**run.sh**
```bash
#!/bin/bash
# the make line also repeats each setting of config.mk as NAME=value (left out here)
make -C /OpenROAD-flow-scripts/flow DESIGN_CONFIG=/design/flow/config.mk WORK_HOME=/design/flow/orfs CLKGATE_MAP_FILE= finish
```
**config.mk**
```make
export PLATFORM = sky130hd
export DESIGN_NAME = ahb
export DESIGN_NICKNAME = ahb
export VERILOG_FILES = /design/flow/design.v
export SDC_FILE = /design/flow/constraint.sdc
export NUM_CORES = 4
export LEC_CHECK = 0
export CAP_MARGIN = 20
export CELL_PAD_IN_SITES_GLOBAL_PLACEMENT = 3
export CORE_ASPECT_RATIO = 1.35
export CORE_MARGIN = 9
export CORE_UTILIZATION = 40
export GPL_TIMING_DRIVEN = 0
export HOLD_SLACK_MARGIN = -0.05
export MAX_ROUTING_LAYER = met4
export MIN_ROUTING_LAYER = met1
export PLACE_DENSITY_LB_ADDON = 0.06
export SETUP_SLACK_MARGIN = 2.03
export SLEW_MARGIN = 20
```
**constraint.sdc**
```tcl
create_clock -name core_clock -period 10.0 [get_ports {hclk}]
set_input_delay 2.0000 -clock core_clock [delete_from_list [all_inputs] [get_ports {hclk}]]
set_output_delay 2.0000 -clock core_clock [all_outputs]
set_load 0.01 [all_outputs]
```
**design.v**
```verilog
module ahb (
            hclk
           ,hresetn
           ,htrans
           ,haddr
           ,hwdata
           ,hready_in
           ,hsel
           ,hwrite
           ,hsize
           ,hresp
           ,hready_out
           ,hrdata
           ,frame_num    
           ,sample_in_frame
           ,com_2_ovl
           ,max_point_fft_core
           ,alpha
           ,quarter
           ,fft_num
           ,fft_stage_number
           ,mel_num
           ,cep_num
           ,trigger
           );
input hclk;                       
input hresetn;                    
input [1:0]htrans;
input [11:0]haddr;
input [31:0]hwdata;
input hready_in;
input hsel;
input hwrite;
input [2:0]hsize;
output [1:0]hresp;
output hready_out;
output [31:0]hrdata; 
output [31:0]frame_num;            
output [31:0]sample_in_frame;      
output [31:0]com_2_ovl;            
output [31:0]max_point_fft_core;   
output [31:0]alpha;                
output [31:0]quarter;              
output [31:0]fft_num;              
output [31:0]fft_stage_number;     
output [31:0]mel_num;              
output [31:0]cep_num;              
output trigger;                    
wire hclk;
wire hresetn;
wire [1:0]htrans;
wire [11:0]haddr;
wire [31:0]hwdata;
wire hready_in;
wire hsel;
wire hwrite;
wire [2:0]hsize;
wire [1:0]hresp;
wire hready_out;
reg [31:0]hrdata; 
reg [31:0]frame_num;
reg [31:0]sample_in_frame;
reg [31:0]com_2_ovl;
reg [31:0]max_point_fft_core;
reg [31:0]alpha;
reg [31:0]quarter;
reg [31:0]fft_num;
reg [31:0]fft_stage_number;
reg [31:0]mel_num;
reg [31:0]cep_num;
reg [31:0]trigger_reg;
wire trigger;
reg wr_frame_num_sel;          
reg wr_sample_in_frame_sel;
reg wr_com_2_ovl_sel;
reg wr_max_point_fft_core_sel;
reg wr_alpha_sel;
reg wr_quarter_sel;
reg wr_fft_num_sel;
reg wr_fft_stage_number_sel;
reg wr_mel_num_sel;
reg wr_cep_num_sel;
reg wr_trigger_sel;
wire rd_frame_num_sel;
wire rd_sample_in_frame_sel;
wire rd_com_2_ovl_sel;
wire rd_max_point_fft_core_sel;
wire rd_alpha_sel;
wire rd_quarter_sel;
wire rd_fft_num_sel;
wire rd_fft_stage_number_sel;
wire rd_mel_num_sel;
wire rd_cep_num_sel;
wire rd_trigger_sel;
wire [31:0]nxt_frame_num;
wire [31:0]nxt_sample_in_frame;
wire [31:0]nxt_com_2_ovl;
wire [31:0]nxt_max_point_fft_core;
wire [31:0]nxt_alpha;
wire [31:0]nxt_quarter;
wire [31:0]nxt_fft_num;
wire [31:0]nxt_fft_stage_number;
wire [31:0]nxt_mel_num;
wire [31:0]nxt_cep_num;
wire [31:0]nxt_trigger_reg;
reg [2:0]temp_hsize;
wire [10:0]rd_sel_reg;
reg [31:0]nxt_hrdata;
wire wr_en;
wire rd_en;
assign wr_en = htrans[1] & hready_in & hsel & hwrite;
assign rd_en = htrans[1] & hready_in & hsel & ~hwrite;
always @(posedge hclk or negedge hresetn) begin
  if (!hresetn) begin
    wr_frame_num_sel <= 1'b0; 
  end
  else begin
    if (wr_en && (haddr[11:0] == 12'h000)) begin      
      wr_frame_num_sel <= 1'b1;
    end
    else begin
      wr_frame_num_sel <= 1'b0;
    end        
  end        
end        
always @(posedge hclk or negedge hresetn) begin
  if (!hresetn) begin
    wr_sample_in_frame_sel <= 1'b0; 
  end
  else begin
    if (wr_en && (haddr[11:0] == 12'h001)) begin      
      wr_sample_in_frame_sel <= 1'b1;
    end
    else begin
      wr_sample_in_frame_sel <= 1'b0;
    end        
  end        
end        
always @(posedge hclk or negedge hresetn) begin
  if (!hresetn) begin
    wr_com_2_ovl_sel <= 1'b0; 
  end
  else begin
    if (wr_en && (haddr[11:0] == 12'h002)) begin      
      wr_com_2_ovl_sel <= 1'b1;
    end
    else begin
      wr_com_2_ovl_sel <= 1'b0;
    end        
  end        
end        
always @(posedge hclk or negedge hresetn) begin
  if (!hresetn) begin
    wr_max_point_fft_core_sel <= 1'b0; 
  end
  else begin
    if (wr_en && (haddr[11:0] == 12'h003)) begin      
      wr_max_point_fft_core_sel <= 1'b1;
    end
    else begin
      wr_max_point_fft_core_sel <= 1'b0;
    end        
  end        
end        
always @(posedge hclk or negedge hresetn) begin
  if (!hresetn) begin
    wr_alpha_sel <= 1'b0; 
  end
  else begin
    if (wr_en && (haddr[11:0] == 12'h004)) begin      
      wr_alpha_sel <= 1'b1;
    end
    else begin
      wr_alpha_sel <= 1'b0;
    end        
  end        
end        
always @(posedge hclk or negedge hresetn) begin
  if (!hresetn) begin
    wr_quarter_sel <= 1'b0; 
  end
  else begin
    if (wr_en && (haddr[11:0] == 12'h005)) begin      
      wr_quarter_sel <= 1'b1;
    end
    else begin
      wr_quarter_sel <= 1'b0;
    end        
  end        
end        
always @(posedge hclk or negedge hresetn) begin
  if (!hresetn) begin
    wr_fft_num_sel <= 1'b0; 
  end
  else begin
    if (wr_en && (haddr[11:0] == 12'h006)) begin      
      wr_fft_num_sel <= 1'b1;
    end
    else begin
      wr_fft_num_sel <= 1'b0;
    end        
  end        
end        
always @(posedge hclk or negedge hresetn) begin
  if (!hresetn) begin
    wr_fft_stage_number_sel <= 1'b0; 
  end
  else begin
    if (wr_en && (haddr[11:0] == 12'h007)) begin      
      wr_fft_stage_number_sel <= 1'b1;
    end
    else begin
      wr_fft_stage_number_sel <= 1'b0;
    end        
  end        
end        
always @(posedge hclk or negedge hresetn) begin
  if (!hresetn) begin
    wr_mel_num_sel <= 1'b0; 
  end
  else begin
    if (wr_en && (haddr[11:0] == 12'h008)) begin      
      wr_mel_num_sel <= 1'b1;
    end
    else begin
      wr_mel_num_sel <= 1'b0;
    end        
  end        
end        
always @(posedge hclk or negedge hresetn) begin
  if (!hresetn) begin
    wr_cep_num_sel <= 1'b0; 
  end
  else begin
    if (wr_en && (haddr[11:0] == 12'h009)) begin      
      wr_cep_num_sel <= 1'b1;
    end
    else begin
      wr_cep_num_sel <= 1'b0;
    end        
  end        
end        
always @(posedge hclk or negedge hresetn) begin
  if (!hresetn) begin
    wr_trigger_sel <= 1'b0; 
  end
  else begin
    if (wr_en && (haddr[11:0] == 12'h00a)) begin      
      wr_trigger_sel <= 1'b1;
    end
    else begin
      wr_trigger_sel <= 1'b0;
    end        
  end        
end        
assign rd_frame_num_sel =          (rd_en & (haddr[11:0] == 12'h000))? 1'b1:1'b0;
assign rd_sample_in_frame_sel =    (rd_en & (haddr[11:0] == 12'h001))? 1'b1:1'b0;
assign rd_com_2_ovl_sel =          (rd_en & (haddr[11:0] == 12'h002))? 1'b1:1'b0;
assign rd_max_point_fft_core_sel = (rd_en & (haddr[11:0] == 12'h003))? 1'b1:1'b0;
assign rd_alpha_sel =              (rd_en & (haddr[11:0] == 12'h004))? 1'b1:1'b0;
assign rd_quarter_sel =            (rd_en & (haddr[11:0] == 12'h005))? 1'b1:1'b0;
assign rd_fft_num_sel =            (rd_en & (haddr[11:0] == 12'h006))? 1'b1:1'b0;
assign rd_fft_stage_number_sel =   (rd_en & (haddr[11:0] == 12'h007))? 1'b1:1'b0;
assign rd_mel_num_sel =            (rd_en & (haddr[11:0] == 12'h008))? 1'b1:1'b0;
assign rd_cep_num_sel =            (rd_en & (haddr[11:0] == 12'h009))? 1'b1:1'b0;
assign rd_trigger_sel =            (rd_en & (haddr[11:0] == 12'h00a))? 1'b1:1'b0;
always @(posedge hclk or negedge hresetn) begin
  if (!hresetn) begin
    temp_hsize <= 3'b0; 
  end
  else begin
    temp_hsize <= hsize; 
  end
end        
assign nxt_frame_num =          (wr_frame_num_sel &          (temp_hsize == 2'h2))? hwdata[31:0]:frame_num;
assign nxt_sample_in_frame =    (wr_sample_in_frame_sel &    (temp_hsize == 2'h2))? hwdata[31:0]:sample_in_frame;
assign nxt_com_2_ovl =          (wr_com_2_ovl_sel &          (temp_hsize == 2'h2))? hwdata[31:0]:com_2_ovl;
assign nxt_max_point_fft_core = (wr_max_point_fft_core_sel & (temp_hsize == 2'h2))? hwdata[31:0]:max_point_fft_core;
assign nxt_alpha =              (wr_alpha_sel &              (temp_hsize == 2'h2))? hwdata[31:0]:alpha;
assign nxt_quarter =            (wr_quarter_sel &            (temp_hsize == 2'h2))? hwdata[31:0]:quarter;
assign nxt_fft_num =            (wr_fft_num_sel &            (temp_hsize == 2'h2))? hwdata[31:0]:fft_num;
assign nxt_fft_stage_number =   (wr_fft_stage_number_sel &   (temp_hsize == 2'h2))? hwdata[31:0]:fft_stage_number;
assign nxt_mel_num =            (wr_mel_num_sel &            (temp_hsize == 2'h2))? hwdata[31:0]:mel_num;
assign nxt_cep_num =            (wr_cep_num_sel &            (temp_hsize == 2'h2))? hwdata[31:0]:cep_num;
assign nxt_trigger_reg =        (wr_trigger_sel &            (temp_hsize == 2'h2))? {31'b0,hwdata[0]}:trigger_reg;
always @(posedge hclk or negedge hresetn) begin
  if (!hresetn) begin
    frame_num <= 32'b0; 
  end
  else begin
    frame_num <= nxt_frame_num;
  end        
end        
always @(posedge hclk or negedge hresetn) begin
  if (!hresetn) begin
    sample_in_frame <= 32'b0; 
  end
  else begin
    sample_in_frame <= nxt_sample_in_frame;
  end        
end        
always @(posedge hclk or negedge hresetn) begin
  if (!hresetn) begin
    com_2_ovl <= 32'b0; 
  end
  else begin
    com_2_ovl <= nxt_com_2_ovl;
  end        
end        
always @(posedge hclk or negedge hresetn) begin
  if (!hresetn) begin
    max_point_fft_core <= 32'b0; 
  end
  else begin
    max_point_fft_core <= nxt_max_point_fft_core;
  end        
end        
always @(posedge hclk or negedge hresetn) begin
  if (!hresetn) begin
    alpha <= 32'b0; 
  end
  else begin
    alpha <= nxt_alpha;
  end        
end        
always @(posedge hclk or negedge hresetn) begin
  if (!hresetn) begin
    quarter <= 32'b0; 
  end
  else begin
    quarter <= nxt_quarter;
  end        
end        
always @(posedge hclk or negedge hresetn) begin
  if (!hresetn) begin
    fft_num <= 32'b0; 
  end
  else begin
    fft_num <= nxt_fft_num;
  end        
end        
always @(posedge hclk or negedge hresetn) begin
  if (!hresetn) begin
    fft_stage_number <= 32'b0; 
  end
  else begin
    fft_stage_number <= nxt_fft_stage_number;
  end        
end        
always @(posedge hclk or negedge hresetn) begin
  if (!hresetn) begin
    mel_num <= 32'b0; 
  end
  else begin
    mel_num <= nxt_mel_num;
  end        
end        
always @(posedge hclk or negedge hresetn) begin
  if (!hresetn) begin
    cep_num <= 32'b0; 
  end
  else begin
    cep_num <= nxt_cep_num;
  end        
end        
always @(posedge hclk or negedge hresetn) begin
  if (!hresetn) begin
    trigger_reg <= 32'b0; 
  end
  else begin
    trigger_reg <= nxt_trigger_reg;
  end        
end        
assign trigger = trigger_reg[0];
assign rd_sel_reg = {rd_trigger_sel,rd_cep_num_sel,rd_mel_num_sel,rd_fft_stage_number_sel,rd_fft_num_sel,rd_quarter_sel,rd_alpha_sel,rd_max_point_fft_core_sel,rd_com_2_ovl_sel,rd_sample_in_frame_sel,rd_frame_num_sel}; 
always @(rd_sel_reg or nxt_frame_num or nxt_sample_in_frame or nxt_com_2_ovl or nxt_max_point_fft_core or nxt_alpha or nxt_quarter or nxt_fft_num or nxt_fft_stage_number or nxt_mel_num or nxt_cep_num or nxt_trigger_reg) begin
  case (rd_sel_reg)
    11'b000_0000_0001: nxt_hrdata = nxt_frame_num;
    11'b000_0000_0010: nxt_hrdata = nxt_sample_in_frame;
    11'b000_0000_0100: nxt_hrdata = nxt_com_2_ovl;
    11'b000_0000_1000: nxt_hrdata = nxt_max_point_fft_core;
    11'b000_0001_0000: nxt_hrdata = nxt_alpha;
    11'b000_0010_0000: nxt_hrdata = nxt_quarter;
    11'b000_0100_0000: nxt_hrdata = nxt_fft_num;
    11'b000_1000_0000: nxt_hrdata = nxt_fft_stage_number;
    11'b001_0000_0000: nxt_hrdata = nxt_mel_num;
    11'b010_0000_0000: nxt_hrdata = nxt_cep_num;
    11'b100_0000_0000: nxt_hrdata = {31'b0, nxt_trigger_reg[0]};
    default:           nxt_hrdata = 32'b0;
  endcase        
end        
always @(posedge hclk or negedge hresetn) begin
  if (!hresetn) begin
    hrdata <= 32'b0; 
  end
  else begin
    hrdata <= nxt_hrdata;
  end        
end        
assign hresp = 2'b0;
assign hready_out = 1'b1;
endmodule
```
==> results of run 1 <==
cell type report:
class / instances / share of cell area
plain buffers: 93 / 0.0233
clock buffers: 63 / 0.0561
clock inverters: 7 / 0.00177
multi-input cells: 615 / 0.278
inverters: 26 / 0.00446
well taps: 516 / 0.0295
repair buffers: 404 / 0.188
flip-flops and latches: 367 / 0.419
diodes: 1 / 0.000114
routing by layer:
layer / wire [um] / GRT usage
met5: 0 / -
met2: 32700 / 0.470
met3: 4990 / 0.0747
met4: 2080 / 0.0859
met1: 25700 / 0.313
stage by stage:
step | util | total power [W] | worst slack [ns] | instance area, um^2 | instances
2_1_floorplan | - | 0.00153 | 6.07 | 15900 | 1101
3_3_place_gp | 0.525 | 0.00160 | -9.49 | 20500 | 2017
3_5_place_dp | 0.528 | 0.00160 | 4.06 | 20600 | 2021
4_1_cts | 0.560 | 0.00304 | 4.63 | 21900 | 2091
5_1_grt | 0.560 | 0.00311 | 4.45 | 21900 | 2091
6_report | 0.560 | 0.00302 | 4.50 | 21900 | 2092
==> results_dict.tcl, run 1 <==
# yosys + openroad results
set metrics [dict create \
    status "no timing/DRC/antenna violations" \
    path_max_fanout 10 \
    synthCells 1100 \
    cts_tree "done" \
    clock_sinks 367 \
    grt_pass1_vias 12500 \
    seqCellArea_um2 9180 \
    reg2reg_slack_ns 6.31 \
    p_leak_nw 10.6 \
    synthArstFlopShare 1.00 \
    p_seq_frac 0.493 \
    drcViolationCount 0 \
    synth.distinct_cells 36 \
    r2r_cells 8 \
    numCtsBuffers 39 \
    std_cell_rows 84 \
    cts_setup_buffers 0 \
    worstSkewPairLatency_ns 0.54 \
    antenna_found_initial 0 \
    setup_viol 0 \
    critPathKind "in2reg" \
    warning_count 27 \
    crit_chain "clkdlybuf4s50_1 -> clkbuf_1 -> nor4bb_1 -> and4_1 -> clkbuf_1 -> clkbuf_1 -> a221oi_1 -> nand2_1" \
    final_nets 1600 \
    ir_worst_vdd_mv 0.0967 \
    yosys_cells 1100 \
    power_leader "sequential cells" \
    io_buffers 400 \
    yosysWarnings 1 \
    wl_per_cell_um 31.3 \
    common_cells "dfrtp_1, mux2_2, a22o_1, a2111o_1, and2_1" \
    yosys.area_share.simple 0.0582 \
    grt_setup_unrepaired "false" \
    switchingPower_w 0.000663 \
    cts-htree-levels 2 \
    critical_path.top_delay_family "buffers and inverters" \
    cp.required_ns 10.48 \
    comb_area_um2 6080 \
    die_x_um 189 \
    clock_power_w 0.00145 \
    crit_path_end_kind "flop" \
    hold_viol_final 0 \
    gr-usage-all-layers 0.278 \
    finalSetupTns_ns 0 \
    drt_first_iter_violations 554 \
    die_area_um2 47200 \
    finalCritPeriodShare 0.550 \
    crit_path_start "haddr[0]" \
    reg2reg_from "temp_hsize[1]$_DFF_PN0_" \
    final.min_clock_period_ns 5.50 \
    maxSlewViolCount 0 \
    aoi_share 0.0945 \
    crit_path_max_incr_delay_ns 0.95 \
    ys_area_um2 15900 \
    die_h_um 249 \
    post_cts_resized 0 \
    cp_data_arrival_time_ns 5.98 \
    hold_path_depth 2 \
    ys_seq_frac 0.579 \
    r2r_end "hrdata[21]$_DFF_PN0_" \
    tightest_slew_ns 1.27 \
    p_comb_frac 0.028 \
    fa_ha_area_frac 0 \
    final_antenna_net_count 0 \
    coreArea_um2 39100 \
    crit_path_end "hrdata[1]$_DFF_PN0_" \
    worstSetupStartpointType "input pin" \
    wl_um 65400 \
    skew_ns 0.0147 \
    grt_pass1_wl_um 91900 \
    ys_sh_xor 0 \
    cts.clk_slew.worst_paths_ns 0.06 \
    viasPerCell 5.48 \
    critPathBufInv 4 \
    slew_headroom 0.155 \
    hp-class "reg2reg" \
    cts_root_buffer "clkbuf_16" \
    fillers 3403 \
    powerComb_w 0.0000855 \
    synth_area_um2 15900 \
    ys_ff 367 \
    cts_hold_buffers 0 \
    p_clk_frac 0.479 \
    power_density_nw_per_um2 138 \
    synth-main-ff-cell "dfrtp_1" \
    top_cell "dfrtp_1" \
    synth_top_area_share 0.579 \
    gp_congestion 0.826 \
    mux_share 0.230 \
    area_leaders "dfrtp_1, mux2_2, a22o_1, a2111o_1, and2_1" \
    holdPathEnd "fft_stage_number[0]$_DFF_PN0_" \
    vias 11500 \
    intPower_w 0.00235 \
    topCombFamilyByArea "multiplexers" \
    firstDrtPassIters 4 \
    syn_area_per_cell_um2 14.4 \
    fp_util 0.406 \
    area_growth_pct 38.1 \
    holdWs_ns 0.509 \
    fmax_mhz 182 \
    cp_common_cell "clkbuf_1" \
    drv_cap 0 \
    slowest_stage "clkbuf_1" \
    crit_cells 8 \
    ioPinCount 410 \
    grt_max_degree 93 \
    swShare 0.220 \
    edf_count 0 \
    min-delay-start "fft_stage_number[0]$_DFF_PN0_" \
    pg_seq_w 0.00149 \
    synth_top_cell_by_area "dfrtp_1" \
    grt_overflow 0 \
    post-dp-hpwl_um 46500 \
    clockBufferDepth 3 \
]
==> inputs of run 2 (changes only) <==
- CELL_PAD_IN_SITES_GLOBAL_PLACEMENT: 3 -> default
- CORE_ASPECT_RATIO: 1.35 -> default
- CORE_MARGIN: 9 -> 2
- CORE_UTILIZATION: 40 -> 68
- CTS_CLUSTER_SIZE: default -> 36
- GPL_TIMING_DRIVEN: 0 -> default
- HOLD_SLACK_MARGIN: -0.05 -> -0.09
- MAX_ROUTING_LAYER: met4 -> default
- MIN_ROUTING_LAYER: met1 -> default
- PLACE_DENSITY_LB_ADDON: 0.06 -> default
- SETUP_SLACK_MARGIN: 2.03 -> default
- clock period: 10.0 -> 2.56 ns (I/O delays scaled with it)
==> run 2 against run 1 <==
  * The flow now stops in clock tree synthesis
  * Die area shrank 48%
  * Synthesized cell count is the same
  * Synthesized area did not move
==> results_dict.tcl, run 2 <==
# yosys + openroad results
set metrics [dict create \
    synthArstFlopShare 1.00 \
    ys_area_um2 15900 \
    area_leaders "dfrtp_1, mux2_2, a22o_1, a2111o_1, and2_1" \
    synth.distinct_cells 36 \
    top_cell "dfrtp_1" \
    ys_seq_frac 0.579 \
    status "did not finish" \
    syn_area_per_cell_um2 14.4 \
    post-dp-hpwl_um 42900 \
    ys_ff 367 \
    die_h_um 157 \
    haltStage "clock tree synthesis" \
    topCombFamilyByArea "multiplexers" \
    std_cell_rows 55 \
    edf_count 0 \
    die_x_um 157 \
    mux_share 0.230 \
    place_area_um2 21200 \
    firstError "[ERROR DPL-0038] Utilization greater than 100%, impossible to legalize" \
    ioPinCount 410 \
    yosysWarnings 1 \
    fa_ha_area_frac 0 \
    synth_top_area_share 0.579 \
    yosys_cells 1100 \
    yosys.area_share.simple 0.0582 \
    ys_sh_xor 0 \
    gp_congestion 0.971 \
    synth_top_cell_by_area "dfrtp_1" \
    common_cells "dfrtp_1, mux2_2, a22o_1, a2111o_1, and2_1" \
    aoi_share 0.0945 \
    synth_area_um2 15900 \
    synthCells 1100 \
    dp_slack_ns -0.507 \
    coreArea_um2 22800 \
    fp_util 0.696 \
    die_area_um2 24600 \
    io_buffers 405 \
    synth-main-ff-cell "dfrtp_1" \
]
-- run 2: metrics by stage --
step	std cells	util	power, W
floorplan	1101	-	0.00597
global placement	1869	0.932	0.00628
detailed placement	1869	0.932	0.00630
==> inputs of run 3 (changes only) <==
- ABC_AREA: default -> 1
- CELL_PAD_IN_SITES_DETAIL_PLACEMENT: default -> 0
- CORE_ASPECT_RATIO: default -> 1.56
- CORE_UTILIZATION: 68 -> 27
- CTS_CLUSTER_SIZE: 36 -> 68
- GPL_TIMING_DRIVEN: default -> 0
- HOLD_SLACK_MARGIN: -0.09 -> default
- MAX_ROUTING_LAYER: default -> met4
- PLACE_DENSITY_LB_ADDON: default -> 0.23
- SETUP_SLACK_MARGIN: default -> -0.31
- TNS_END_PERCENT: default -> 80
- clock period: 2.56 -> 3.94 ns (I/O delays scaled with it)
==> run 3 against run 2 <==
  * Now clean on timing, DRC and antenna
  * Synthesized area rose by 3.2%
  * Die area increased to 2.5 times the previous value
  * Synthesized cell count is 100% higher
==> results_dict.tcl, run 3 <==
# yosys + openroad results
set metrics [dict create \
    status "no timing/DRC/antenna violations" \
    coreArea_um2 59800 \
    yosysWarnings 1 \
    stdcell_area_um2 22500 \
    ys_sh_xor 0 \
    post-dp-hpwl_um 62000 \
    wl_per_cell_um 23.8 \
    numCtsBuffers 40 \
    synth_top_cell_by_area "dfrtp_1" \
    cts.clk_slew.worst_paths_ns 0.06 \
    ys_area_um2 16400 \
    grt_setup_unrepaired "false" \
    clock_sinks 367 \
    synth_area_um2 16400 \
    cts_setup_buffers 0 \
    critPathKind "in2reg" \
    drt_first_iter_violations 980 \
    grt_pass1_wl_um 117000 \
    pg_seq_w 0.00377 \
    grt_pass1_vias 16700 \
    crit_path_start "haddr[0]" \
    mux_share 0 \
    gp_congestion 0.943 \
    ioPinCount 410 \
    p_clk_frac 0.489 \
    swShare 0.235 \
    aoi_share 0.0196 \
    r2r_cells 9 \
    worstSetupStartpointType "input pin" \
    cts-htree-levels 2 \
    slew_headroom 0.244 \
    drcViolationCount 0 \
    die_area_um2 62600 \
    crit_chain "clkdlybuf4s50_1 -> inv_1 -> nand2_1 -> nor2_1 -> nand3_1 -> clkinv_1 -> buf_2 -> nand2_1 -> nand2_1 -> nor2_1 -> nand3_1" \
    edf_count 0 \
    drv_cap 0 \
    warning_count 27 \
    gr-usage-all-layers 0.267 \
    synth-main-ff-cell "dfrtp_1" \
    seqCellArea_um2 9180 \
    syn_area_per_cell_um2 7.40 \
    maxSlewViolCount 0 \
    io_buffers 374 \
    common_cells "nand2_1, dfrtp_1, nor2_1, inv_1, clkbuf_1" \
    slowest_stage "clkdlybuf4s50_1" \
    antenna_found_initial 1 \
    die_x_um 201 \
    crit_path_end "hrdata[25]$_DFF_PN0_" \
    final.min_clock_period_ns 3.24 \
    p_seq_frac 0.481 \
    firstDrtPassIters 5 \
    reg2reg_from "temp_hsize[0]$_DFF_PN0_" \
    cp.required_ns 4.34 \
    critical_path.top_delay_family "buffers and inverters" \
    crit_path_end_kind "flop" \
    skew_ns 0.0170 \
    vias 15900 \
    cts_root_buffer "clkbuf_16" \
    fa_ha_area_frac 0 \
    synthCells 2210 \
    clockBufferDepth 3 \
    yosys_cells 2210 \
    fp_util 0.273 \
    power_leader "the clock network" \
    ys_ff 367 \
    comb_area_um2 6080 \
    crit_path_max_incr_delay_ns 0.57 \
    cts_tree "done" \
    tightest_slew_ns 1.13 \
    place_area_um2 21200 \
    setup_viol 0 \
    top_cell "nand2_1" \
    std_cell_rows 112 \
    worstSkewPairLatency_ns 0.57 \
    fillers 6295 \
    die_h_um 311 \
    clock_power_w 0.00383 \
    finalCritPeriodShare 0.821 \
    yosys.area_share.simple 0.351 \
    fmax_mhz 309 \
    final_antenna_net_count 0 \
    grt_max_degree 92 \
    synth_top_area_share 0.561 \
    r2r_end "hrdata[25]$_DFF_PN0_" \
    synth.distinct_cells 19 \
    cts_hold_buffers 0 \
    wl_um 82000 \
    dp_slack_ns 0.149 \
    switchingPower_w 0.00184 \
    path_max_fanout 10 \
    p_leak_nw 11.2 \
    post_cts_resized 0 \
    hp-class "in2async" \
    cp_data_arrival_time_ns 3.64 \
    ir_worst_vdd_mv 0.220 \
    powerComb_w 0.000241 \
    area_growth_pct 37.5 \
    area_leaders "dfrtp_1, nand2_1, nor2_1, inv_1, nand3_1" \
    cp_common_cell "nand2_1" \
    topCombFamilyByArea "simple AND/OR/NAND/NOR gates" \
    final.setup.worst_slack_ns 0.704 \
    synthArstFlopShare 1.00 \
    p_total_w 0.00785 \
    hold_viol_final 0 \
    grt_overflow 0 \
    ys_seq_frac 0.561 \
    viasPerCell 4.62 \
    final_nets 2685 \
    p_comb_frac 0.031 \
    critPathBufInv 4 \
    power_density_nw_per_um2 349 \
    reg2reg_slack_ns 1.00 \
    intPower_w 0.00600 \
    crit_cells 11 \
]
[run 3: final cells by class]
class	count	area share
inverters	154	0.0257
clock buffers	56	0.0521
multi-input cells	1563	0.270
clock inverters	9	0.00423
repair buffers	378	0.172
well taps	798	0.0444
plain buffers	127	0.0234
diodes	1	0.000111
flip-flops and latches	367	0.408
[run 3: per-stage QoR]
stage                     hold slack, ns  utilization  setup TNS [ns]  cells
after floorplan                    0.492            -               0   2211
after global placement             0.480        0.353        -5420.76   3383
after detailed placement           0.486        0.355               0   3387
after CTS                         0.0851        0.376               0   3452
after global routing               0.102        0.376               0   3453
final                             0.0948        0.376               0   3453
[run 3: metal layers]
layer | track usage | share of wire | vias up
li1 | - | - | 7446
met1 | 0.278 | 0.37 | 7713
met2 | 0.473 | 0.51 | 620
met3 | 0.0599 | 0.063 | 164
met4 | 0.135 | 0.058 | 0
met5 | - | 0 | -
==> inputs of run 4 (changes only) <==
- ABC_AREA: 1 -> 0
- CORE_ASPECT_RATIO: 1.56 -> default
- CORE_MARGIN: 2 -> 3
- CORE_UTILIZATION: 27 -> 65
- GPL_TIMING_DRIVEN: 0 -> default
- MAX_ROUTING_LAYER: met4 -> default
- PLACE_DENSITY: default -> 0.65
- PLACE_DENSITY_LB_ADDON: 0.23 -> default
- SETUP_SLACK_MARGIN: -0.31 -> default
- TNS_END_PERCENT: 80 -> 5
- clock period: 3.94 -> 2.47 ns (I/O delays scaled with it)
==> run 4 against run 3 <==
  * The flow now stops in clock tree synthesis
  * Synthesized area down 3.1%
  * Die area down 58%
  * Synthesized cell count decreased by 50%
==> results_dict.tcl, run 4 <==
# yosys + openroad results
set metrics [dict create \
    status "did not finish" \
    fa_ha_area_frac 0 \
    ys_sh_xor 0 \
    ioPinCount 410 \
    syn_area_per_cell_um2 14.4 \
    edf_count 0 \
    mux_share 0.230 \
    haltStage "clock tree synthesis" \
    synth_top_cell_by_area "dfrtp_1" \
    topCombFamilyByArea "multiplexers" \
    synth.distinct_cells 36 \
    yosys.area_share.simple 0.0582 \
    synth-main-ff-cell "dfrtp_1" \
    synthCells 1100 \
    post-dp-hpwl_um 41700 \
    die_h_um 162 \
    area_leaders "dfrtp_1, mux2_2, a22o_1, a2111o_1, and2_1" \
    ys_ff 367 \
    ys_seq_frac 0.579 \
    die_area_um2 26300 \
    gp_congestion 0.905 \
    synth_top_area_share 0.579 \
    yosys_cells 1100 \
    common_cells "dfrtp_1, mux2_2, a22o_1, a2111o_1, and2_1" \
    firstError "[ERROR DPL-0033] detailed placement checks failed during check placement." \
    std_cell_rows 56 \
    coreArea_um2 23800 \
    die_x_um 162 \
    yosysWarnings 1 \
    io_buffers 405 \
    top_cell "dfrtp_1" \
    fp_util 0.668 \
    synthArstFlopShare 1.00 \
    aoi_share 0.0945 \
    ys_area_um2 15900 \
    synth_area_um2 15900 \
    dp.cells 1900 \
]
run 4: metrics by stage:
step	setup slack, ns	hold slack [ns]	setup TNS (ns)	instance area (um^2)	total power, W
after floorplan	0.00210	0.198	0	15900	0.00618
after global placement	-0.447	0.487	-12.44	21500	0.00652
after detailed placement	-0.544	0.503	-14.24	21500	0.00654
==> inputs of run 5 (changes only) <==
- ABC_AREA: 0 -> 1
- CELL_PAD_IN_SITES_DETAIL_PLACEMENT: 0 -> default
- CORE_ASPECT_RATIO: default -> 0.5
- CORE_MARGIN: 3 -> 2
- CORE_UTILIZATION: 65 -> 68
- CTS_CLUSTER_DIAMETER: default -> 400
- CTS_CLUSTER_SIZE: 68 -> 93
- PLACE_DENSITY: 0.65 -> 0.43
- SETUP_SLACK_MARGIN: default -> 0.64
==> run 5 against run 4 <==
  * Synthesized area rose by 3.2%
  * Synthesized cell count rose by 100%
  * The flow stops in global routing
  * Die area decreased by 3.5%
==> results_dict.tcl, run 5 <==
# yosys + openroad results
set metrics [dict create \
    status "did not finish" \
    haltStage "global routing" \
    yosys_cells 2210 \
    synthCells 2210 \
    edf_count 0 \
    numCtsBuffers 7 \
    ys_sh_xor 0 \
    io_buffers 405 \
    post-dp-hpwl_um 41600 \
    clockBufferDepth 3 \
    synth_area_um2 16400 \
    ys_area_um2 16400 \
    aoi_share 0.0196 \
    dp.cells 2864 \
    synth-main-ff-cell "dfrtp_1" \
    synthArstFlopShare 1.00 \
    cts_root_buffer "clkbuf_16" \
    fa_ha_area_frac 0 \
    yosysWarnings 1 \
    ioPinCount 410 \
    std_cell_rows 40 \
    mux_share 0 \
    top_cell "nand2_1" \
    synth_top_cell_by_area "dfrtp_1" \
    ys_ff 367 \
    yosys.area_share.simple 0.351 \
    syn_area_per_cell_um2 7.40 \
    fp_util 0.687 \
    die_area_um2 25400 \
    clock_sinks 367 \
    common_cells "nand2_1, dfrtp_1, nor2_1, inv_1, clkbuf_1" \
    synth_top_area_share 0.561 \
    synth.distinct_cells 19 \
    ys_seq_frac 0.561 \
    area_leaders "dfrtp_1, nand2_1, nor2_1, inv_1, nand3_1" \
    die_h_um 114 \
    die_x_um 223 \
    coreArea_um2 23800 \
    cts-htree-levels 1 \
    gp_congestion 0.988 \
    topCombFamilyByArea "simple AND/OR/NAND/NOR gates" \
]
run 5: repair_timing:
action	4_1_cts
hold buffers	1
hold endpoints to repair	44
resized	165
setup buffers	18
pin swaps	37
setup endpoints to repair	410
gates cloned	17
run 5: metrics by stage:
step           area, um^2  hold WS (ns)  utilization  setup WS [ns]
2_1_floorplan       16400         0.198            -          0.689
4_1_cts             22100         0.297        0.928          0.385
3_5_place_dp        21000         0.449        0.882        0.00994
3_3_place_gp        21000         0.447        0.882          0.103
==> inputs of run 6 (changes only) <==
- ABC_AREA: 1 -> default
- CORE_ASPECT_RATIO: 0.5 -> 0.73
- CORE_MARGIN: 2 -> 9
- CORE_UTILIZATION: 68 -> 40
- CTS_CLUSTER_DIAMETER: 400 -> default
- CTS_CLUSTER_SIZE: 93 -> default
- GPL_TIMING_DRIVEN: default -> 1
- HOLD_SLACK_MARGIN: default -> -0.05
- MAX_ROUTING_LAYER: default -> met4
- MIN_ROUTING_LAYER: default -> met1
- PLACE_DENSITY: 0.43 -> default
- PLACE_DENSITY_LB_ADDON: default -> 0.06
- SETUP_SLACK_MARGIN: 0.64 -> 2.03
- TNS_END_PERCENT: 5 -> default
- clock period: 2.47 -> 10.0 ns (I/O delays scaled with it)
==> run 6 against run 5 <==
  * Now clean on timing, DRC and antenna
  * Die area grew 86%
  * Synthesized cell count decreased by 50%
  * Synthesized area decreased by 3.1%
==> results_dict.tcl, run 6 <==
# yosys + openroad results
set metrics [dict create \
    ioPinCount 410 \
    p_seq_frac 0.498 \
    p_leak_nw 10.3 \
    io_buffers 405 \
    coreArea_um2 38600 \
    crit_path_end "hrdata[13]$_DFF_PN0_" \
    finalCritPeriodShare 0.440 \
    hold_path_depth 2 \
    diodes 0 \
    die_x_um 251 \
    fp_util 0.411 \
    critical_path.top_delay_family "buffers and inverters" \
    setup_viol 0 \
    synthArstFlopShare 1.00 \
    final_nets 1528 \
    powerComb_w 0.0000801 \
    final.min_clock_period_ns 4.40 \
    post-dp-hpwl_um 38400 \
    grt_pass1_wl_um 85400 \
    die_h_um 188 \
    stdcell_area_um2 21400 \
    switchingPower_w 0.000659 \
    clock_sinks 367 \
    slew_headroom 0.286 \
    status "no timing/DRC/antenna violations" \
    comb_area_um2 6100 \
    synth_top_area_share 0.579 \
    firstDrtPassIters 5 \
    top_cell "dfrtp_1" \
    path_max_fanout 16 \
    cp.required_ns 10.40 \
    clock_power_w 0.00142 \
    yosys.area_share.simple 0.0582 \
    common_cells "dfrtp_1, mux2_2, a22o_1, a2111o_1, and2_1" \
    clockBufferDepth 3 \
    yosys_cells 1100 \
    ys_ff 367 \
    ys_seq_frac 0.579 \
    hold_viol_final 0 \
    worstSetupStartpointType "input pin" \
    antenna_found_initial 1 \
    drcViolationCount 0 \
    synth_area_um2 15900 \
    grt_pass1_vias 12200 \
    gr-usage-all-layers 0.247 \
    cts.clk_slew.worst_paths_ns 0.06 \
    swShare 0.221 \
    cp_data_arrival_time_ns 4.80 \
    ys_sh_xor 0 \
    mux_share 0.230 \
    maxSlewViolCount 0 \
    worstSkewPairLatency_ns 0.53 \
    post_cts_resized 0 \
    reg2reg_from "temp_hsize[0]$_DFF_PN0_" \
    viasPerCell 5.55 \
    final_antenna_net_count 0 \
    die_area_um2 47200 \
    r2r_end "hrdata[13]$_DFF_PN0_" \
    final.setup.worst_slack_ns 5.60 \
    synth-main-ff-cell "dfrtp_1" \
    reg2reg_slack_ns 6.58 \
    skew_ns 0.0110 \
    slowest_stage "clkdlybuf4s50_1" \
    gp_congestion 0.822 \
    cts_tree "done" \
    ir_worst_vdd_mv 0.117 \
    edf_count 0 \
    synthCells 1100 \
    crit_path_max_incr_delay_ns 0.79 \
    dp_slack_ns 5.10 \
    drv_cap 0 \
    critPathBufInv 2 \
    ys_area_um2 15900 \
    fmax_mhz 227 \
    vias 11100 \
    topCombFamilyByArea "multiplexers" \
    aoi_share 0.0945 \
    warning_count 29 \
    cts-htree-levels 2 \
    min-delay-start "fft_stage_number[2]$_DFF_PN0_" \
    holdPathEnd "fft_stage_number[2]$_DFF_PN0_" \
    wl_um 58100 \
    r2r_cells 6 \
    crit_cells 7 \
    cts_setup_buffers 0 \
    syn_area_per_cell_um2 14.4 \
    hp-class "reg2reg" \
    numCtsBuffers 39 \
    grt_setup_unrepaired "false" \
    synth.distinct_cells 36 \
    fa_ha_area_frac 0 \
    yosysWarnings 1 \
    critPathKind "in2reg" \
    power_leader "sequential cells" \
    crit_path_start "haddr[1]" \
    crit_chain "clkdlybuf4s50_1 -> nor4bb_1 -> and4_2 -> buf_4 -> a22o_1 -> a2111o_1 -> a2111o_1" \
    cp_common_cell "a2111o_1" \
    drt_first_iter_violations 596 \
    fillers 3222 \
    intPower_w 0.00233 \
    area_growth_pct 35.1 \
    p_total_w 0.00299 \
    grt_overflow 0 \
    p_clk_frac 0.475 \
    cts_root_buffer "clkbuf_16" \
    crit_path_end_kind "flop" \
    synth_top_cell_by_area "dfrtp_1" \
    tightest_slew_ns 1.07 \
    grt_max_degree 112 \
    area_leaders "dfrtp_1, mux2_2, a22o_1, a2111o_1, and2_1" \
    wl_per_cell_um 29.0 \
    pg_seq_w 0.00149 \
    cts_hold_buffers 0 \
    power_density_nw_per_um2 139 \
    finalSetupTns_ns 0 \
    place_area_um2 20200 \
    p_comb_frac 0.027 \
    seqCellArea_um2 9180 \
    std_cell_rows 61 \
]
## run 6: metal layers
metal	vias up	track usage	wire (um)
met2	320	0.397	27900
li1	4827	-	-
met5	-	-	0
met1	5893	0.305	24800
met4	0	0.0590	1100
met3	60	0.0713	4280
## run 6: area by class of cell
type	instances	area share
inverters	26	0.00455
repair buffers	425	0.196
clock buffers	58	0.0536
multi-input cells	615	0.285
flip-flops and latches	367	0.428
clock inverters	6	0.00286
well taps	504	0.0294
## run 6: per-stage QoR
step | cells | hold WS, ns | util
floorplan | 1101 | 0.542 | -
global placement | 1937 | 0.492 | 0.524
global route | 2001 | 0.537 | 0.555
finish | 2001 | 0.509 | 0.555
CTS | 2001 | 0.508 | 0.555
detailed placement | 1937 | 0.491 | 0.524
==> inputs of run 7 (changes only) <==
- ABC_AREA: default -> 1
- CAP_MARGIN: 20 -> 30
- CELL_PAD_IN_SITES_DETAIL_PLACEMENT: default -> 1
- CELL_PAD_IN_SITES_GLOBAL_PLACEMENT: default -> 3
- CORE_ASPECT_RATIO: 0.73 -> 1.56
- CORE_MARGIN: 9 -> 2
- CORE_UTILIZATION: 40 -> 27
- CTS_CLUSTER_SIZE: default -> 87
- GPL_TIMING_DRIVEN: 1 -> 0
- HOLD_SLACK_MARGIN: -0.05 -> default
- MIN_ROUTING_LAYER: met1 -> default
- PLACE_DENSITY_LB_ADDON: 0.06 -> 0.01
- SETUP_SLACK_MARGIN: 2.03 -> -0.31
- SLEW_MARGIN: 20 -> 30
- TNS_END_PERCENT: default -> 25
- clock period: 10.0 -> 3.94 ns (I/O delays scaled with it)
==> run 7 against run 6 <==
  * Clock power rose to 2.8 times the previous value
  * Sequential cell count did not move
  * Critical path depth increased by 4
  * Combinational power went up to 3.1 times the previous value
  * Sequential power increased to 2.5 times the previous value
  * Die area increased by 33%
  * Utilization shrank 18 points
  * Count of clock-buffer cells in the layout up 9
  * Synthesized area rose by 3.2%
  * Cell count up 73%
  * Critical path type unchanged
  * Critical endpoint is now hrdata[4]$_DFF_PN0_
  * Largest cell class unchanged
  * Largest power group is now the clock network
==> results_dict.tcl, run 7 <==
# yosys + openroad results
set metrics [dict create \
    coreArea_um2 59800 \
    final.min_clock_period_ns 3.34 \
    path_max_fanout 10 \
    cts_setup_buffers 0 \
    reg2reg_from "temp_hsize[0]$_DFF_PN0_" \
    maxSlewViolCount 0 \
    ys_area_um2 16400 \
    wl_per_cell_um 25.1 \
    hold_viol_final 0 \
    p_clk_frac 0.497 \
    edf_count 0 \
    p_comb_frac 0.031 \
    crit_path_end "hrdata[4]$_DFF_PN0_" \
    crit_path_end_kind "flop" \
    final_antenna_net_count 0 \
    synthArstFlopShare 1.00 \
    numCtsBuffers 41 \
    r2r_cells 10 \
    powerComb_w 0.000251 \
    p_leak_nw 11.2 \
    critPathKind "in2reg" \
    crit_path_start "haddr[1]" \
    synthCells 2210 \
    topCombFamilyByArea "simple AND/OR/NAND/NOR gates" \
    area_growth_pct 38.1 \
    ioPinCount 410 \
    critical_path.top_delay_family "buffers and inverters" \
    cts_hold_buffers 0 \
    finalSetupTns_ns 0 \
    drt_first_iter_violations 759 \
    p_seq_frac 0.472 \
    ys_seq_frac 0.561 \
    antenna_found_initial 1 \
    fp_util 0.273 \
    setup_viol 0 \
    grt_pass1_vias 17200 \
    worstSkewPairLatency_ns 0.58 \
    gr-usage-all-layers 0.284 \
    clock_power_w 0.00397 \
    synth_top_area_share 0.561 \
    wl_met1_um 32400 \
    worstSetupStartpointType "input pin" \
    yosys.area_share.simple 0.351 \
    crit_path_max_incr_delay_ns 0.55 \
    clock_sinks 367 \
    power_density_nw_per_um2 354 \
    grt_setup_unrepaired "false" \
    clockBufferDepth 3 \
    reg2reg_slack_ns 0.84 \
    post-dp-hpwl_um 65900 \
    cp_data_arrival_time_ns 3.71 \
    fmax_mhz 299 \
    cts-htree-levels 2 \
    yosys_cells 2210 \
    gp_congestion 0.891 \
    swShare 0.238 \
    ir_worst_vdd_mv 0.216 \
    ys_sh_xor 0 \
    cp.required_ns 4.30 \
    hp-class "in2async" \
    die_x_um 201 \
    fa_ha_area_frac 0 \
    aoi_share 0.0196 \
    die_h_um 311 \
    yosysWarnings 1 \
    finalCritPeriodShare 0.849 \
    route.met2.wl_um 46300 \
    wl_um 86800 \
    synth_top_cell_by_area "dfrtp_1" \
    drv_cap 0 \
    switchingPower_w 0.00190 \
    wl_met3_um 4910 \
    synth-main-ff-cell "dfrtp_1" \
    synth_area_um2 16400 \
    cts_root_buffer "clkbuf_16" \
    viasPerCell 4.60 \
    grt_overflow 0 \
    ys_ff 367 \
    area_leaders "dfrtp_1, nand2_1, nor2_1, inv_1, nand3_1" \
    std_cell_rows 112 \
    grt_pass1_wl_um 124000 \
    common_cells "nand2_1, dfrtp_1, nor2_1, inv_1, clkbuf_1" \
    drcViolationCount 0 \
    die_area_um2 62600 \
    skew_ns 0.0199 \
    firstDrtPassIters 4 \
    mux_share 0 \
    grt_max_degree 78 \
    io_buffers 374 \
    slowest_stage "clkinv_1" \
    synth.distinct_cells 19 \
    cp_common_cell "nand2_1" \
    vias 15900 \
    status "no timing/DRC/antenna violations" \
    final_nets 2687 \
    tightest_slew_ns 1.05 \
    critPathBufInv 4 \
    cts_tree "done" \
    post_cts_resized 0 \
    holdWs_ns 0.0782 \
    fillers 7338 \
    pg_seq_w 0.00377 \
    power_leader "the clock network" \
    crit_chain "clkdlybuf4s50_1 -> inv_1 -> nand2_1 -> nor2_1 -> nand3_1 -> clkinv_1 -> buf_2 -> nand2_1 -> nand2_1 -> nor2_1 -> nand3_1" \
    intPower_w 0.00609 \
    warning_count 27 \
    crit_cells 11 \
    cts.clk_slew.worst_paths_ns 0.06 \
    top_layer "met4" \
    top_cell "nand2_1" \
    syn_area_per_cell_um2 7.40 \
    r2r_end "hrdata[4]$_DFF_PN0_" \
    slew_headroom 0.297 \
]
run 7: cell type report:
type,count,area [um^2],area share
timing repair buffer,379,3890,0.172
sequential,367,9180,0.406
multi-input combinational,1563,6080,0.269
antenna,1,2.50,0.000111
tap,798,998,0.0442
buffer,127,532,0.0235
inverter,154,578,0.0256
clock inverter,4,23.8,0.00105
clock buffer,67,1320,0.0582
run 7: routing by layer:
metal,GRT usage,vias up
li1,-,7440
met1,0.299,7894
met2,0.521,457
met3,0.0613,116
met4,0.0976,0
met5,-,-
run 7: per-stage QoR:
stage	utilization	total power (W)	cell area, um^2	cells	worst slack (ns)
finish	0.378	0.00799	22600	3460	0.596
global route	0.378	0.00823	22600	3460	0.473
CTS	0.378	0.00811	22600	3459	0.553
detailed placement	0.355	0.00410	21300	3388	-0.0506
global placement	0.353	0.00409	21100	3383	-16.05
floorplan	-	0.00390	16400	2211	1.86
==> inputs of run 8 (changes only) <==
- CAP_MARGIN: 30 -> 25
- GPL_TIMING_DRIVEN: 0 -> 1
- PLACE_DENSITY_LB_ADDON: 0.01 -> 0.1
==> run 8 against run 7 <==
  * Still clean
  * Hold slack improved by 0.20 ns
  * Sequential share of layout area fell by 0.45 points
  * Cell count fell by 1.2%
  * Synthesized area did not move
  * Cell area rose by 1.1%
  * Highest routed layer unchanged
==> results_dict.tcl, run 8 <==
# yosys + openroad results
set metrics [dict create \
    status "no timing/DRC/antenna violations" \
    synth_area_um2 16400 \
    crit_path_start "haddr[9]" \
    cts-htree-levels 2 \
    holdWs_ns 0.281 \
    drt_first_iter_violations 599 \
    synth-main-ff-cell "dfrtp_1" \
    ys_seq_frac 0.561 \
    gr-usage-all-layers 0.264 \
    worstSkewPairLatency_ns 0.55 \
    firstDrtPassIters 4 \
    viasPerCell 4.54 \
    wl_per_cell_um 23.6 \
    syn_area_per_cell_um2 7.40 \
    synth_top_area_share 0.561 \
    synthCells 2210 \
    crit_chain "clkdlybuf4s50_1 -> nor2_1 -> nand2_1 -> nor2_2 -> buf_4 -> nand2_1 -> nor2_2 -> buf_4 -> nand2_1 -> nand2_1 -> nor2_1 -> nand3_1" \
    drv_cap 0 \
    globalRouteMet3Util 0.0540 \
    p_seq_frac 0.469 \
    fa_ha_area_frac 0 \
    critical_path.top_delay_family "simple AND/OR/NAND/NOR gates" \
    gp_congestion 0.881 \
    aoi_share 0.0196 \
    reg2reg_slack_ns 1.33 \
    grt_use_met1 0.269 \
    fin_util 0.382 \
    p_leak_nw 11.3 \
    fillers 7250 \
    critPathBufInv 3 \
    finalSetupTns_ns 0 \
    r2r_cells 10 \
    synth.distinct_cells 19 \
    cts.clk_slew.worst_paths_ns 0.06 \
    slew_headroom 0.457 \
    post_cts_resized 0 \
    hold_viol_final 0 \
    ir_worst_vdd_mv 0.253 \
    cp.required_ns 4.43 \
    hp-class "in2async" \
    area_growth_pct 39.6 \
    grt_pass1_wl_um 117000 \
    crit_path_max_incr_delay_ns 0.49 \
    yosysWarnings 1 \
    maxSlewViolCount 0 \
    ys_ff 367 \
    synthArstFlopShare 1.00 \
    cts_tree "done" \
    mux_share 0 \
    top_cell "nand2_1" \
    clock_sinks 367 \
    pg_seq_w 0.00377 \
    switchingPower_w 0.00188 \
    final_nets 2643 \
    cp_data_arrival_time_ns 3.22 \
    clockBufferDepth 3 \
    tightest_slew_ns 0.812 \
    vias 15500 \
    drcViolationCount 0 \
    final.min_clock_period_ns 2.73 \
    antenna_found_initial 2 \
    p_comb_frac 0.033 \
    grt_max_degree 88 \
    die_x_um 201 \
    synth_top_cell_by_area "dfrtp_1" \
    finalNonFillerCells 3417 \
    cts_setup_buffers 0 \
    numCtsBuffers 42 \
    wl_um 80500 \
    finalCritPeriodShare 0.693 \
    crit_path_end_kind "flop" \
    r2r_end "hrdata[18]$_DFF_PN0_" \
    topCombFamilyByArea "simple AND/OR/NAND/NOR gates" \
    grt_overflow 0 \
    grt_setup_unrepaired "false" \
    power_density_nw_per_um2 352 \
    die_area_um2 62600 \
    warning_count 27 \
    die_h_um 311 \
    std_cell_rows 112 \
    cp_common_cell "nand2_1" \
    swShare 0.234 \
    io_buffers 405 \
    comb_area_um2 6110 \
    path_max_fanout 32 \
    seqCellArea_um2 9180 \
    fp_util 0.273 \
    cts_root_buffer "clkbuf_16" \
    slowest_stage "nor2_2" \
    fmax_mhz 366 \
    ys_area_um2 16400 \
    ioPinCount 410 \
    reg2reg_from "temp_hsize[0]$_DFF_PN0_" \
    power_leader "the clock network" \
    setup_viol 0 \
    post-dp-hpwl_um 58000 \
    dp.cells 3343 \
    cts_hold_buffers 0 \
    coreArea_um2 59800 \
    crit_path_end "hrdata[15]$_DFF_PN0_" \
    powerComb_w 0.000263 \
    worstSetupStartpointType "input pin" \
    yosys.area_share.simple 0.351 \
    edf_count 0 \
    intPower_w 0.00616 \
    p_clk_frac 0.498 \
    common_cells "nand2_1, dfrtp_1, nor2_1, inv_1, clkbuf_1" \
    skew_ns 0.0141 \
    top_usage_layer "met2" \
    grt_pass1_vias 17100 \
    yosys_cells 2210 \
    ys_sh_xor 0 \
    final_antenna_net_count 0 \
    use_met2 0.490 \
    area_leaders "dfrtp_1, nand2_1, nor2_1, inv_1, nand3_1" \
    crit_cells 12 \
    critPathKind "in2reg" \
    clock_power_w 0.00400 \
]
run 8: area by class of cell:
class	instances	share of cell area
flip-flops and latches	367	0.402
multi-input cells	1563	0.268
repair buffers	461	0.202
clock buffers	63	0.0566
well taps	798	0.0437
inverters	154	0.0253
clock inverters	9	0.00318
diodes	2	0.000219
run 8: through the flow:
step	power (W)	setup slack (ns)	cell area (um^2)
floorplan	0.00390	1.86	16400
global route	0.00831	1.05	22900
global placement	0.00412	0.646	21500
finish	0.00804	1.21	22900
CTS	0.00815	1.18	22800
detailed placement	0.00412	0.593	21500
run 8: layer usage:
metal | vias up | share of wire
li1 | 7350 | -
met1 | 7663 | 0.37
met2 | 391 | 0.53
met3 | 116 | 0.053
met4 | 0 | 0.044
met5 | - | 0
==> inputs of run 9 (changes only) <==
- ABC_AREA: 1 -> default
- CAP_MARGIN: 25 -> 35
- CELL_PAD_IN_SITES_DETAIL_PLACEMENT: 1 -> default
- CELL_PAD_IN_SITES_GLOBAL_PLACEMENT: 3 -> 2
- CORE_ASPECT_RATIO: 1.56 -> default
- CORE_UTILIZATION: 27 -> 35
- CTS_CLUSTER_SIZE: 87 -> default
- GPL_TIMING_DRIVEN: 1 -> default
- MAX_ROUTING_LAYER: met4 -> default
- MIN_ROUTING_LAYER: default -> met1
- PLACE_DENSITY_LB_ADDON: 0.1 -> 0.25
- SETUP_SLACK_MARGIN: -0.31 -> -0.2
- SLEW_MARGIN: 30 -> 20
- TNS_END_PERCENT: 25 -> 70
- clock period: 3.94 -> 2.86 ns (I/O delays scaled with it)
==> run 9 against run 8 <==
  * Clock skew is 0.0029 ns higher
  * Sequential cell count stayed put
  * Critical path depth is 6 lower
  * Sequential power is 38% higher
  * Power is 33% higher
==> results_dict.tcl, run 9 <==
# yosys + openroad results
set metrics [dict create \
    hp-class "in2reg" \
    skew_ns 0.0171 \
    yosys_cells 1100 \
    fp_util 0.352 \
    drcViolationCount 0 \
    final_antenna_net_count 0 \
    cts_root_buffer "clkbuf_16" \
    numCtsBuffers 41 \
    ys_area_um2 15900 \
    diodes 0 \
    maxSlewViolCount 0 \
    top_cell "dfrtp_1" \
    vias 11500 \
    fmax_mhz 377 \
    finalCritPeriodShare 0.927 \
    p_total_w 0.0107 \
    drv_cap 0 \
    firstDrtPassIters 5 \
    gp_congestion 0.825 \
    min-delay-start "hsize[0]" \
    area_leaders "dfrtp_1, mux2_2, a22o_1, a2111o_1, and2_1" \
    critPathKind "reg2reg" \
    cp_common_cell "a2111o_1" \
    powerComb_w 0.000313 \
    fin_util 0.504 \
    r2r_end "hrdata[10]$_DFF_PN0_" \
    critPathBufInv 1 \
    fa_ha_area_frac 0 \
    crit_path_max_incr_delay_ns 0.57 \
    std_cell_rows 78 \
    synth_top_cell_by_area "dfrtp_1" \
    crit_path_start "temp_hsize[0]$_DFF_PN0_" \
    switchingPower_w 0.00237 \
    synth_top_area_share 0.579 \
    holdPathEnd "temp_hsize[0]$_DFF_PN0_" \
    die_x_um 217 \
    clock_sinks 367 \
    fillers 3951 \
    mux_share 0.230 \
    critical_path.top_delay_family "AND-OR/OR-AND gates" \
    p_clk_frac 0.486 \
    p_comb_frac 0.029 \
    wl_um 58300 \
    drt_first_iter_violations 793 \
    antenna_found_initial 1 \
    ir_worst_vdd_mv 0.330 \
    worstSkewPairLatency_ns 0.56 \
    cts_tree "done" \
    worstSetupStartpointType "flop" \
    swShare 0.221 \
    ys_ff 367 \
    syn_area_per_cell_um2 14.4 \
    tightest_slew_ns 0.693 \
    cts-htree-levels 2 \
    slew_headroom 0.538 \
    die_area_um2 47000 \
    warning_count 27 \
    crit_chain "and4bb_2 -> buf_4 -> mux2_2 -> a22o_1 -> a2111o_1 -> a2111o_1" \
    ys_sh_xor 0 \
    edf_count 0 \
    path_max_fanout 11 \
    clockBufferDepth 3 \
    hold_path_depth 1 \
    setup_viol 0 \
    io_buffers 405 \
    crit_cells 6 \
    grt_setup_unrepaired "false" \
    r2r_cells 6 \
    pg_seq_w 0.00520 \
    common_cells "dfrtp_1, mux2_2, a22o_1, a2111o_1, and2_1" \
    synth-main-ff-cell "dfrtp_1" \
    status "no timing/DRC/antenna violations" \
    ys_seq_frac 0.579 \
    p_leak_nw 10.9 \
    crit_path_end "hrdata[10]$_DFF_PN0_" \
    cts.clk_slew.worst_paths_ns 0.06 \
    topCombFamilyByArea "multiplexers" \
    viasPerCell 5.26 \
    intPower_w 0.00836 \
    cp_data_arrival_time_ns 3.09 \
    grt_overflow 0 \
    grt_pass1_wl_um 84900 \
    final_nets 1618 \
    die_h_um 217 \
    grt_pass1_vias 12400 \
    p_seq_frac 0.485 \
    power_density_nw_per_um2 473 \
    synthCells 1100 \
    reg2reg_slack_ns 0.21 \
    slowest_stage "and4bb_2" \
    crit_path_end_kind "flop" \
    synth_area_um2 15900 \
    hold_viol_final 0 \
    yosys.area_share.simple 0.0582 \
    yosysWarnings 1 \
    area_growth_pct 43.1 \
    grt_max_degree 77 \
    aoi_share 0.0945 \
    final.min_clock_period_ns 2.65 \
    gr-usage-all-layers 0.247 \
    power_leader "the clock network" \
    post-dp-hpwl_um 41100 \
    clock_power_w 0.00521 \
    coreArea_um2 45100 \
    cp.required_ns 3.30 \
    reg2reg_from "temp_hsize[0]$_DFF_PN0_" \
    synthArstFlopShare 1.00 \
    wl_per_cell_um 26.6 \
    synth.distinct_cells 36 \
    ioPinCount 410 \
]
[run 9: timing repair]
item / in CTS / in global routing
setup buffers: 0 / 0
resized: 0 / 0
hold endpoints to repair: 1 / 0
hold buffers: 1 / 0
[run 9: layer usage]
layer | vias up | wire length, um | global-route usage
met4 | 2 | 1410 | 0.0740
met5 | - | 12 | 0
li1 | 5026 | - | -
met3 | 83 | 3810 | 0.0629
met2 | 390 | 26600 | 0.390
met1 | 6042 | 26400 | 0.335
[run 9: layout make-up]
type                    count  area (um^2)  area share
multi-input cells         615         6100       0.269
repair buffers            513         5250       0.231
inverters                  26         97.6     0.00430
clock buffers              65         1280      0.0563
well taps                 600          751      0.0331
flip-flops and latches    367         9180       0.404
clock inverters             7         43.8     0.00193
[run 9: metrics by stage]
stage | setup TNS (ns) | instance area [um^2] | cells | setup WS [ns] | hold WS, ns
finish | 0 | 22700 | 2193 | 0.208 | 0.460
detailed placement | -4.55 | 21400 | 2120 | -0.209 | 0.499
global route | 0 | 22700 | 2193 | 0.119 | 0.457
floorplan | 0 | 15900 | 1101 | 0.358 | 0.276
global placement | -4.62 | 21400 | 2120 | -0.210 | 0.488
CTS | 0 | 22700 | 2193 | 0.205 | 0.434
==> inputs of run 10 (changes only) <==
- ABC_AREA: default -> 1
- CAP_MARGIN: 35 -> 20
- CELL_PAD_IN_SITES_DETAIL_PLACEMENT: default -> 0
- CELL_PAD_IN_SITES_GLOBAL_PLACEMENT: 2 -> default
- CORE_MARGIN: 2 -> 3
- CORE_UTILIZATION: 35 -> 65
- CTS_CLUSTER_SIZE: default -> 49
- MIN_ROUTING_LAYER: met1 -> default
- PLACE_DENSITY: default -> 0.65
- PLACE_DENSITY_LB_ADDON: 0.25 -> default
- SETUP_SLACK_MARGIN: -0.2 -> 0.41
- TNS_END_PERCENT: 70 -> 80
- clock period: 2.86 -> 2.47 ns (I/O delays scaled with it)
==> run 10 against run 9 <==
  * The layout now fails its checks (negative setup slack)
  * Register-to-register slack lost 0.11 ns
  * Sequential share of layout area fell by 0.28 points
  * First-iteration DRC count increased to 6.3 times the previous value
  * Combinational power is 48% higher
  * Utilization up 43 points
  * Sequential power grew 16%
==> results_dict.tcl, run 10 <==
# yosys + openroad results
set metrics [dict create \
    finalSetupTns_ns -2.85 \
    place_area_um2 21200 \
    mux_share 0 \
    path_max_fanout 14 \
    critPathBufInv 5 \
    clock_power_w 0.00573 \
    seqCellArea_um2 9190 \
    synth_top_area_share 0.561 \
    dp.cells 2892 \
    reg2reg_from "temp_hsize[1]$_DFF_PN0_" \
    hold_viol_final 0 \
    p_clk_frac 0.469 \
    p_comb_frac 0.038 \
    die_h_um 165 \
    std_cell_rows 57 \
    maxSlewViolCount 0 \
    crit_cells 12 \
    gp_congestion 1.00 \
    min-delay-start "hsize[2]" \
    p_seq_frac 0.493 \
    reg2reg_slack_ns 0.10 \
    cts-htree-levels 2 \
    die_area_um2 27100 \
    warning_count 31 \
    gr-usage-all-layers 0.541 \
    hp-class "in2reg" \
    aoi_share 0.0196 \
    finalNonFillerCells 2971 \
    switchingPower_w 0.00294 \
    tightest_slew_ns 0.814 \
    area_leaders "dfrtp_1, nand2_1, nor2_1, inv_1, nand3_1" \
    clockBufferDepth 3 \
    comb_area_um2 6300 \
    crit_path_max_incr_delay_ns 0.56 \
    grt_pass1_vias 19000 \
    ys_area_um2 16400 \
    drcViolationCount 0 \
    post-dp-hpwl_um 45600 \
    critPathKind "in2reg" \
    powerComb_w 0.000463 \
    critical_path.top_delay_family "simple AND/OR/NAND/NOR gates" \
    cts_tree "done" \
    finalCritPeriodShare 1.09 \
    cp_data_arrival_time_ns 3.19 \
    wl_per_cell_um 28.4 \
    cp.required_ns 2.96 \
    skew_ns 0.0195 \
    crit_chain "clkdlybuf4s50_1 -> inv_1 -> nor2_1 -> inv_1 -> nor2_1 -> nand3_1 -> inv_1 -> buf_6 -> nand2_1 -> nand2_1 -> nor2_2 -> nand3_1" \
    intPower_w 0.00926 \
    hold_path_depth 1 \
    final.min_clock_period_ns 2.69 \
    topCombFamilyByArea "simple AND/OR/NAND/NOR gates" \
    r2r_cells 12 \
    r2r_end "hrdata[7]$_DFF_PN0_" \
    synth-main-ff-cell "dfrtp_1" \
    crit_path_end "hrdata[18]$_DFF_PN0_" \
    fp_util 0.667 \
    common_cells "nand2_1, dfrtp_1, nor2_1, inv_1, clkbuf_1" \
    setup_viol 29 \
    drv_cap 0 \
    cts_root_buffer "clkbuf_16" \
    grt_overflow 0 \
    final_nets 2674 \
    crit_path_start "haddr[1]" \
    fa_ha_area_frac 0 \
    fmax_mhz 371 \
    slew_headroom 0.456 \
    vias 20300 \
    ys_sh_xor 0 \
    drt_first_iter_violations 5029 \
    worstSkewPairLatency_ns 0.57 \
    clock_sinks 367 \
    swShare 0.241 \
    grt_setup_unrepaired "true" \
    wl_um 84400 \
    cp_common_cell "inv_1" \
    check.faults "negative setup slack" \
    stdcell_area_um2 22900 \
    ioPinCount 410 \
    antenna_found_initial 5 \
    yosys_cells 2210 \
    yosysWarnings 1 \
    die_x_um 165 \
    synthArstFlopShare 1.00 \
    pg_seq_w 0.00601 \
    top_cell "nand2_1" \
    viasPerCell 6.84 \
    numCtsBuffers 37 \
    synthCells 2210 \
    synth.distinct_cells 19 \
    ys_seq_frac 0.561 \
    power_density_nw_per_um2 534 \
    p_leak_nw 11.7 \
    grt_max_degree 76 \
    synth_area_um2 16400 \
    power_leader "sequential cells" \
    status "complete, but fails checks" \
    fillers 854 \
    crit_path_end_kind "flop" \
    coreArea_um2 24500 \
    worstSetupStartpointType "input pin" \
    yosys.area_share.simple 0.351 \
    synth_top_cell_by_area "dfrtp_1" \
    syn_area_per_cell_um2 7.40 \
    holdPathEnd "temp_hsize[2]$_DFF_PN0_" \
    slowest_stage "nor2_1" \
    io_buffers 405 \
    ir_worst_vdd_mv 0.592 \
    ys_ff 367 \
    area_growth_pct 39.8 \
    final.setup.worst_slack_ns -0.223 \
    grt_pass1_wl_um 109000 \
    cts.clk_slew.worst_paths_ns 0.06 \
    edf_count 0 \
    final_antenna_net_count 0 \
    firstDrtPassIters 17 \
]
[run 10: through the flow]
| stage | setup WS, ns | hold WS (ns) | utilization | power [W] |
|---|---|---|---|---|
| 3_3_place_gp | 0.000473 | 0.476 | 0.865 | 0.00652 |
| 4_1_cts | 0.370 | 0.414 | 0.915 | 0.0119 |
| 2_1_floorplan | 0.689 | 0.198 | - | 0.00622 |
| 3_5_place_dp | -0.127 | 0.485 | 0.865 | 0.00653 |
| 5_1_grt | -0.171 | 0.392 | 0.932 | 0.0123 |
| 6_report | -0.223 | 0.386 | 0.932 | 0.0122 |
[run 10: final cells by class]
class | count | area share
inverter | 154 | 0.0254
clock inverter | 16 | 0.00602
timing repair buffer | 497 | 0.229
clock buffer | 48 | 0.0445
antenna | 2 | 0.000219
tap | 324 | 0.0177
sequential | 367 | 0.402
multi-input combinational | 1563 | 0.275
[run 10: repair_timing]
item / 4_1_cts / 5_1_grt
hold buffers: 1 / 0
gates cloned: 0 / 5
gates resized: 24 / 71
pin swaps: 0 / 9
setup endpoints to repair: 28 / 46
hold endpoints to repair: 57 / 0
setup buffers: 0 / 7
[run 10: per-layer routing]
metal	global-route usage	up-vias	share of wire
met2	0.799	2733	0.39
li1	-	7421	-
met4	0.454	10	0.14
met3	0.234	1161	0.20
met1	0.603	8988	0.27
met5	0	-	0.0020
Power is estimated from default activity; no workload was simulated.
